== build 31 ==
// main
module main(
    input clk,
    input rst,
    input btnl,
	 input btnd,
	 input btnr,
	 input btnp,
	 input [3:0] speed,
    output [7:0] led,
	 output [6:0] seg,
	 output [3:0] an
    );
For scale: roughly 200 flip-flops, ~29 I/O pins, about 8500 µm² of cells after synthesis.
clock: 10.0 ns
lec_check: 0
cap_margin: 20
cell_pad_in_sites_detail_placement: 1
core_aspect_ratio: 0.51
core_margin: 6
core_utilization: 40
cts_cluster_size: 82
slew_margin: 20
tns_end_percent: 40
run.sh (not shown) runs the stock make flow with config.mk's settings and CLKGATE_MAP_FILE=.
Relative to build 31, the following input files were edited for build 47:
- clearing CELL_PAD_IN_SITES_DETAIL_PLACEMENT, which used to be 1
- putting SETUP_SLACK_MARGIN at 0.67 where nothing was set
- clearing CORE_ASPECT_RATIO, which used to be 0.51
- clearing CTS_CLUSTER_SIZE, which used to be 82
- clearing TNS_END_PERCENT, which used to be 40
- putting CTS_CLUSTER_DIAMETER at 210 where nothing was set
- swapping 40 for 72 in CORE_UTILIZATION
- putting PLACE_DENSITY at 0.35 where nothing was set
- swapping 6 for 2 in CORE_MARGIN
- swapping 10.0 for 2.34 in the clock period (ns, I/O delays scaled along)
Notes after the runs:
Build 47 -> stages 100% | layout checks FAIL | negative setup slack
Diff build 31 -> build 47 | placement-stage worst setup slack | decrease of 5.85 ns
Looking at routed wire length across build 31 and build 47, the one that comes out lower is build 31.
Measured against each other, build 31 and build 47 differ in die size, the lower figure coming from build 47.
In the flow results for build 31 and build 47, the sequential power is smaller on build 31.
The following lists how build 78 was set up differently from build 47:
- CTS_CLUSTER_SIZE newly set to 90
- PLACE_DENSITY removed (was 0.35)
- ABC_AREA newly set to 1
- PLACE_DENSITY_LB_ADDON newly set to 0.08
- SETUP_SLACK_MARGIN changed from 0.67 to 0.6
- CTS_CLUSTER_DIAMETER removed (was 210)
- the clock period (ns, I/O delays scaled along) changed from 2.34 to 2.29
==> results <==
In build 78 relative to build 47, die outline area had gone up by a few percent.
Looking at post-placement setup slack across build 47 and build 78, the one that comes out lower is build 47.
Build 78 finished every step from synthesis to the final layout, and the layout passed the timing, design-rule and antenna checks.
Routed wire in build 78 totals less than in build 47.
Buffering overhead delta for build 78 relative to build 47: 2.0 points lower
Maximum clock frequency, build 78 vs build 47: up by more than a quarter


## job 4162
Starting RTL as in the previous note.
## main
module main(
    input clk,
    input rst,
    input btnl,
	 input btnd,
	 input btnr,
	 input btnp,
	 input [3:0] speed,
    output [7:0] led,
	 output [6:0] seg,
	 output [3:0] an
    );
export LEC_CHECK = 0
export ABC_AREA = 1
export CAP_MARGIN = 20
export CORE_MARGIN = 2
export CORE_UTILIZATION = 72
export CTS_CLUSTER_DIAMETER = 356
export CTS_CLUSTER_SIZE = 14
export HOLD_SLACK_MARGIN = 0.29
export PLACE_DENSITY_LB_ADDON = 0.06
export SETUP_SLACK_MARGIN = 0.28
export SLEW_MARGIN = 20
create_clock -name core_clock -period 2.27 [get_ports {clk}]
The final layout from job 4162, which completed every stage, passed the timing, design-rule and antenna checks at the end of the flow.
diff inputs: job 4162 => job 846
==> flow/config.mk <==
export PLATFORM = sky130hd
export DESIGN_NAME = main
export DESIGN_NICKNAME = main
export VERILOG_FILES = /design/flow/design.v
export SDC_FILE = /design/flow/constraint.sdc
export NUM_CORES = 4
export LEC_CHECK = 0
export ABC_AREA = 0
export CAP_MARGIN = 0
export CELL_PAD_IN_SITES_GLOBAL_PLACEMENT = 0
export CORE_ASPECT_RATIO = 1.02
export CORE_MARGIN = 2
export CORE_UTILIZATION = 72
export CTS_CLUSTER_DIAMETER = 45
export MAX_ROUTING_LAYER = met4
export PLACE_DENSITY_LB_ADDON = 0.19
export SETUP_SLACK_MARGIN = 0.31
export SLEW_MARGIN = 0
Notes after the runs:
- Minimum setup slack after placement: job 846 vs job 4162 down 0.31 ns
- Finished layout cell area, job 4162 and job 846: higher on job 846
- Going from job 4162 to job 846, global-route wire length before repair increased 19%, area added between synthesis and finish higher.
- Looking only at area after synthesis, and setting everything else aside, the lower value of job 4162 and job 846 goes to job 846.
- Job 846 -> stages 100% | layout checks FAIL | setup timing
- NOTE total routed wirelength job 4162->job 846 increased by more than a quarter
Edits applied to the flow inputs when going from job 846 to job 9125:
--- a/flow/config.mk
+++ b/flow/config.mk
@@ -9 +9 @@
-export CAP_MARGIN = 0
+export CAP_MARGIN = 30
@@ -11 +11 @@
-export CORE_ASPECT_RATIO = 1.02
+export CORE_ASPECT_RATIO = 0.55
@@ -13,2 +13 @@
-export CORE_UTILIZATION = 72
-export CTS_CLUSTER_DIAMETER = 45
+export CORE_UTILIZATION = 58
@@ -16,2 +14,0 @@
-export PLACE_DENSITY_LB_ADDON = 0.19
-export SETUP_SLACK_MARGIN = 0.31
==> flow/constraint.sdc <==
create_clock -name core_clock -period 3.23 [get_ports {clk}]
set_input_delay 0.6460 -clock core_clock [delete_from_list [all_inputs] [get_ports {clk}]]
set_output_delay 0.6460 -clock core_clock [all_outputs]
set_load 0.01 [all_outputs]
### Flow results
Job 9125 finished end to end and its layout was clean on timing, DRC and antenna.
Relative to job 846, sequential cell area share increased by 3.1 points in job 9125.
Looking at achievable frequency across both flows, job 9125 is the weaker of the two, with job 846 ahead.
Sort job 846 and job 9125 by worst-case register-to-register setup slack, descending, and job 9125 comes first.
Re placer congestion estimate: job 846 and job 9125 aren't equal, and the lower value belongs to job 9125.
Diff job 846 -> job 9125 | wire length | down by more than a quarter
For job 3649, these inputs were changed with respect to job 9125:
--- a/flow/config.mk
+++ b/flow/config.mk
@@ -11 +11 @@
-export CORE_ASPECT_RATIO = 0.55
+export CORE_ASPECT_RATIO = 1.15
@@ -13 +13,2 @@
-export CORE_UTILIZATION = 58
+export CORE_UTILIZATION = 72
+export CTS_CLUSTER_DIAMETER = 183
@@ -14,0 +16 @@
+export PLACE_DENSITY_LB_ADDON = 0.19
==> flow/constraint.sdc <==
create_clock -name core_clock -period 2.74 [get_ports {clk}]
set_input_delay 0.5480 -clock core_clock [delete_from_list [all_inputs] [get_ports {clk}]]
set_output_delay 0.5480 -clock core_clock [all_outputs]
set_load 0.01 [all_outputs]
==> results <==
Job 3649 against job 9125: number of buffers other than clock buffers in the final layout saw an increase, number of placement rows saw an increase, floorplan die height higher, largest incremental delay on the critical path picked up an extra 0.12 ns.
Compared to job 9125, job 3649 shows a narrower setup margin.
Comparing job 9125 and job 3649, the higher maximum frequency was measured on job 3649.
Taking job 9125 as the reference, in job 3649 cell-internal power picked up an extra about 26%, total routed wirelength rose by 5.7%.
Across job 9125 and job 3649, none had a timing, DRC or antenna violation.
### job 3649 -> job 8237
==> flow/config.mk <==
export PLATFORM = sky130hd
export DESIGN_NAME = main
export DESIGN_NICKNAME = main
export VERILOG_FILES = /design/flow/design.v
export SDC_FILE = /design/flow/constraint.sdc
export NUM_CORES = 4
export LEC_CHECK = 0
export CAP_MARGIN = 20
export CORE_MARGIN = 2
export CORE_UTILIZATION = 40
export SLEW_MARGIN = 20
==> flow/constraint.sdc <==
create_clock -name core_clock -period 4.05 [get_ports {clk}]
set_input_delay 0.8100 -clock core_clock [delete_from_list [all_inputs] [get_ports {clk}]]
set_output_delay 0.8100 -clock core_clock [all_outputs]
set_load 0.01 [all_outputs]
## What came out
Job 8237 vs. job 3649: final area went up by 1.9%, minimum setup slack in the final design went up by 1.30 ns.
[compare] base=job 3649 new=job 8237: number of clock buffers in the layout closely matched the old numbers, critical path data required time increased by 1.31 ns relative to the old numbers, worst slew margin relative to its limit decreased by 0.52 points relative to the old numbers, fmax decreased by 1.3 MHz relative to the old numbers.
Comparing job 3649 and job 8237, the higher routed wirelength normalized by instance count is on job 3649.
--- input diff job 8237..job 4484 ---
--- a/flow/config.mk
+++ b/flow/config.mk
@@ -9 +9,3 @@
-export CORE_MARGIN = 2
+export CELL_PAD_IN_SITES_DETAIL_PLACEMENT = 1
+export CORE_ASPECT_RATIO = 0.51
+export CORE_MARGIN = 5
==> flow/constraint.sdc <==
create_clock -name core_clock -period 10.0 [get_ports {clk}]
set_input_delay 2.0000 -clock core_clock [delete_from_list [all_inputs] [get_ports {clk}]]
set_output_delay 2.0000 -clock core_clock [all_outputs]
set_load 0.01 [all_outputs]
## What came out
Job 4484: no failed stages, no open violations at the end
Looking at clock network contribution to total cell area across job 8237 and job 4484, the one that comes out lower is job 4484.
Against job 8237 as the reference, job 4484 delivers a higher reg-to-reg setup timing slack.
In the reports for job 8237 and job 4484, the larger register fraction of the total cell area belongs to job 4484.
Comparing job 8237 and job 4484, the higher final net count is on job 8237.
For layout clock buffer count, dividing the value from job 8237 by the value from job 4484 gives 1.3.
Comparing job 8237 and job 4484, the higher tap cell count is on job 4484.
Delta (job 4484 minus job 8237): via count of the first global-routing pass now sits higher, final area now sits lower, area used by sequential logic in the layout now sits at about the same level.


main again, from the RTL that the note above started with.
## main
module main(
    input clk,
    input rst,
    input btnl,
	 input btnd,
	 input btnr,
	 input btnp,
	 input [3:0] speed,
    output [7:0] led,
	 output [6:0] seg,
	 output [3:0] an
    );
Settings: LEC_CHECK=0, ABC_AREA=1, CAP_MARGIN=20, CELL_PAD_IN_SITES_GLOBAL_PLACEMENT=1, CORE_ASPECT_RATIO=0.55, CORE_MARGIN=7, CORE_UTILIZATION=32, CTS_CLUSTER_DIAMETER=77, GPL_ROUTABILITY_DRIVEN=0, GPL_TIMING_DRIVEN=0, HOLD_SLACK_MARGIN=0.24, SETUP_SLACK_MARGIN=-0.24, SLEW_MARGIN=25, TNS_END_PERCENT=100; clock period 5.89 ns.
The first run passed the timing, design-rule and antenna checks.
Change:
- CELL_PAD_IN_SITES_GLOBAL_PLACEMENT: 1 -> default
- CORE_ASPECT_RATIO: 0.55 -> default
- CORE_MARGIN: 7 -> 2
- CORE_UTILIZATION: 32 -> 72
- CTS_CLUSTER_DIAMETER: 77 -> default
- CTS_CLUSTER_SIZE: default -> 90
- GPL_ROUTABILITY_DRIVEN: 0 -> default
- GPL_TIMING_DRIVEN: 0 -> default
- HOLD_SLACK_MARGIN: 0.24 -> default
- PLACE_DENSITY: default -> 0.35
- SETUP_SLACK_MARGIN: -0.24 -> 0.6
- SLEW_MARGIN: 25 -> 20
- TNS_END_PERCENT: 100 -> default
- clock period: 5.89 -> 2.25 ns (I/O delays scaled with it)
What happened: First-iteration DRC count rose by 4.2%; power came out higher to 2.8 times its value; setup slack loses 2.8 ns; critical path depth rose by 12; synthesized area stays the same; utilization rose by 48 points; routed wire length goes down by 0.53%; synthesized cell count does not change; final cell count is lower by 13%; sequential power rises to 2.6 times its value; die size falls by 60%.
Change:
- ABC_AREA: 1 -> default
- CORE_UTILIZATION: 72 -> 30
- CTS_CLUSTER_SIZE: 90 -> default
- PLACE_DENSITY: 0.35 -> default
- SETUP_SLACK_MARGIN: 0.6 -> default
- clock period: 2.25 -> 4.05 ns (I/O delays scaled with it)
=> The new run ran to the end with no violations; cell area goes down by a few percent; sequential cell count does not change; worst hold slack is better by 0.21 ns; wire length goes down by roughly a tenth; first-iteration DRC count goes down by well over a third; worst setup slack is better by 1.1 ns.
Change:
- ABC_AREA: default -> 1
- CORE_UTILIZATION: 30 -> 72
- CTS_CLUSTER_DIAMETER: default -> 366
- CTS_CLUSTER_SIZE: default -> 10
- PLACE_DENSITY_LB_ADDON: default -> 0.0
- SETUP_SLACK_MARGIN: default -> 0.7
- clock period: 4.05 -> 2.37 ns (I/O delays scaled with it)
Outcome: Die area fell by well over a third. First-iteration DRC count rose by well over a third. Synthesized area rose by a few percent. Final cell count rose slightly. Worst setup slack is worse by 0.98 ns. Total power rose by well over a third.


== run A ==
Starting RTL as in the previous note.
Settings: LEC_CHECK=0, CAP_MARGIN=20, CELL_PAD_IN_SITES_GLOBAL_PLACEMENT=2, CORE_ASPECT_RATIO=1.02, CORE_MARGIN=2, CORE_UTILIZATION=56, CTS_CLUSTER_DIAMETER=386, CTS_CLUSTER_SIZE=62, PLACE_DENSITY=0.35, SETUP_SLACK_MARGIN=-0.89, SLEW_MARGIN=20; clock period 10.0 ns.
Seen in the log of run A: GPL-0301 during global placement without I/O, after which the run never completed.
--- input diff run A..run B ---
Settings: CELL_PAD_IN_SITES_GLOBAL_PLACEMENT no longer set, was 2; PLACE_DENSITY_LB_ADDON now 0.27, previously not set; CTS_CLUSTER_DIAMETER now 210, was 386; CORE_ASPECT_RATIO no longer set, was 1.02; SETUP_SLACK_MARGIN now 0.2, was -0.89; PLACE_DENSITY no longer set, was 0.35; CORE_UTILIZATION now 72, was 56; CTS_CLUSTER_SIZE no longer set, was 62; the clock period (ns, I/O delays scaled along) now 2.34, was 10.0.
==> results <==
Run A got as far as global placement without I/O, where a tool error ended the run.
Run B went all the way through the flow, and no timing, DRC or antenna check failed.
Run A → run B: vertical die dimension down about 12%; width of the die down about 10%; row count down 6; post-synthesis async set-or-reset flop share flat.
The floorplan utilization in run B sits 17 points above the value recorded for run A.
Area enclosed by the die boundary is lower on run B
Inputs modified between run B and run C:
Settings: setting CTS_CLUSTER_SIZE to 90 for the first time; changing SETUP_SLACK_MARGIN from 0.2 to 0.6; changing CORE_UTILIZATION from 72 to 70; removing PLACE_DENSITY_LB_ADDON (formerly 0.27); setting ABC_AREA to 1 for the first time; removing CTS_CLUSTER_DIAMETER (formerly 210); changing the clock period (ns, I/O delays scaled along) from 2.34 to 2.31.
Notes after the runs:
Run C has share of synthesized cell area in and-or and or-and compound cells above what run B had.
Per the comparison of run C with run B, routed length on met1 lost about 7%, global-route usage decreased 4.8 points, fmax went up by 19%.
For run D, these inputs were changed with respect to run C:
Settings: changing CTS_CLUSTER_SIZE from 90 to 14; changing SETUP_SLACK_MARGIN from 0.6 to 0.28; removing ABC_AREA (formerly 1); changing CORE_UTILIZATION from 70 to 72; setting CTS_CLUSTER_DIAMETER to 356 for the first time; setting PLACE_DENSITY_LB_ADDON to 0.06 for the first time; changing the clock period (ns, I/O delays scaled along) from 2.31 to 2.27.
==> results <==
As of run D, area enclosed by the die boundary had fallen by a few percent compared to run C.
Delta (run D minus run C): relative contribution of combinational cells to total power fell 0.2 points, layout overhead on the synthesized area now larger, chip area from the yosys synthesis statistics has decreased.
| number of CTS-inserted buffers | lower: run D |
In run D the reported leakage power turned out 0.39 nW lower than in run C.
Max total routing usage reported by global routing across run C and run D: run D
Nothing crashed in run D and all stages finished; the problem is that the final layout failed, the offending checks being setup timing.
In run D, power per unit of standard cell area is lower than in run C.
Diff run C -> run D: routed wire length +about 15%; maximum number of pins on one net before global-route repair +about 90%.


P:
Starting RTL as in the previous note.
clock: 2.79 ns
lec_check: 0
abc_area: 0
cap_margin: 30
cell_pad_in_sites_global_placement: 0
core_aspect_ratio: 0.55
core_margin: 5
core_utilization: 41
cts_cluster_size: 26
gpl_timing_driven: 0
hold_slack_margin: 0.22
max_routing_layer: met4
min_routing_layer: met2
place_density_lb_addon: 0.19
setup_slack_margin: 0.24
slew_margin: 0
P went all the way through the flow, and no timing, DRC or antenna check failed.
### P -> Q
# P
export LEC_CHECK = 0
export ABC_AREA = 0
export CAP_MARGIN = 30
export CELL_PAD_IN_SITES_GLOBAL_PLACEMENT = 0
export CORE_ASPECT_RATIO = 0.55
export CORE_MARGIN = 5
export CORE_UTILIZATION = 41
export CTS_CLUSTER_SIZE = 26
export GPL_TIMING_DRIVEN = 0
export HOLD_SLACK_MARGIN = 0.22
export MAX_ROUTING_LAYER = met4
export MIN_ROUTING_LAYER = met2
export PLACE_DENSITY_LB_ADDON = 0.19
export SETUP_SLACK_MARGIN = 0.24
export SLEW_MARGIN = 0
create_clock -name core_clock -period 2.79 [get_ports {clk}]
# Q
export LEC_CHECK = 0
export ABC_AREA = 0
export CAP_MARGIN = 30
export CELL_PAD_IN_SITES_GLOBAL_PLACEMENT = 0
export CORE_ASPECT_RATIO = 1.02
export CORE_MARGIN = 2
export CORE_UTILIZATION = 72
export CTS_CLUSTER_DIAMETER = 45
export MAX_ROUTING_LAYER = met4
export PLACE_DENSITY_LB_ADDON = 0.19
export SETUP_SLACK_MARGIN = 0.16
export SLEW_MARGIN = 0
create_clock -name core_clock -period 2.27 [get_ports {clk}]
Results
- Q — flip-flop and latch share of the layout cell area 0.40 points lower, P as reference
- [compare] base=P new=Q: via count -2021, fmax +11%.
- Routed wire length (P / Q): 0.903
- Looking at top power consumer group, the the clock network result is from Q; the sequential cells one comes from P.
- Run comparison: P first element of the critical path fsm.state[1]; Q first element of the critical path cappuc.signal_state
- For P, the slowest cell on the critical path was or3b_2, unlike Q, where it was dfxtp_4.
- Die footprint: lower on Q
- Of P and Q, the run reporting the lower setup slack of the critical path after layout was Q.
--- input diff Q..R ---
# Q
export LEC_CHECK = 0
export ABC_AREA = 0
export CAP_MARGIN = 30
export CELL_PAD_IN_SITES_GLOBAL_PLACEMENT = 0
export CORE_ASPECT_RATIO = 1.02
export CORE_MARGIN = 2
export CORE_UTILIZATION = 72
export CTS_CLUSTER_DIAMETER = 45
export MAX_ROUTING_LAYER = met4
export PLACE_DENSITY_LB_ADDON = 0.19
export SETUP_SLACK_MARGIN = 0.16
export SLEW_MARGIN = 0
create_clock -name core_clock -period 2.27 [get_ports {clk}]
# R
export LEC_CHECK = 0
export CAP_MARGIN = 20
export CORE_MARGIN = 2
export CORE_UTILIZATION = 72
export SETUP_SLACK_MARGIN = -0.19
export SLEW_MARGIN = 20
create_clock -name core_clock -period 2.34 [get_ports {clk}]
## What came out
- R: complete, dirty (negative setup slack)
- Cell leakage power in R vs Q: down 3.4%
- Q and R ended up with nearly the same instance area after placement.
- Going from Q to R, wire length on met1 lost 5.1%, summed area of non-filler cells in the final layout lost 3.3%, routability congestion estimate from global placement picked up an extra 0.055, number of tap cells inserted lost 4.
Power and IR drop assume default switching activity.
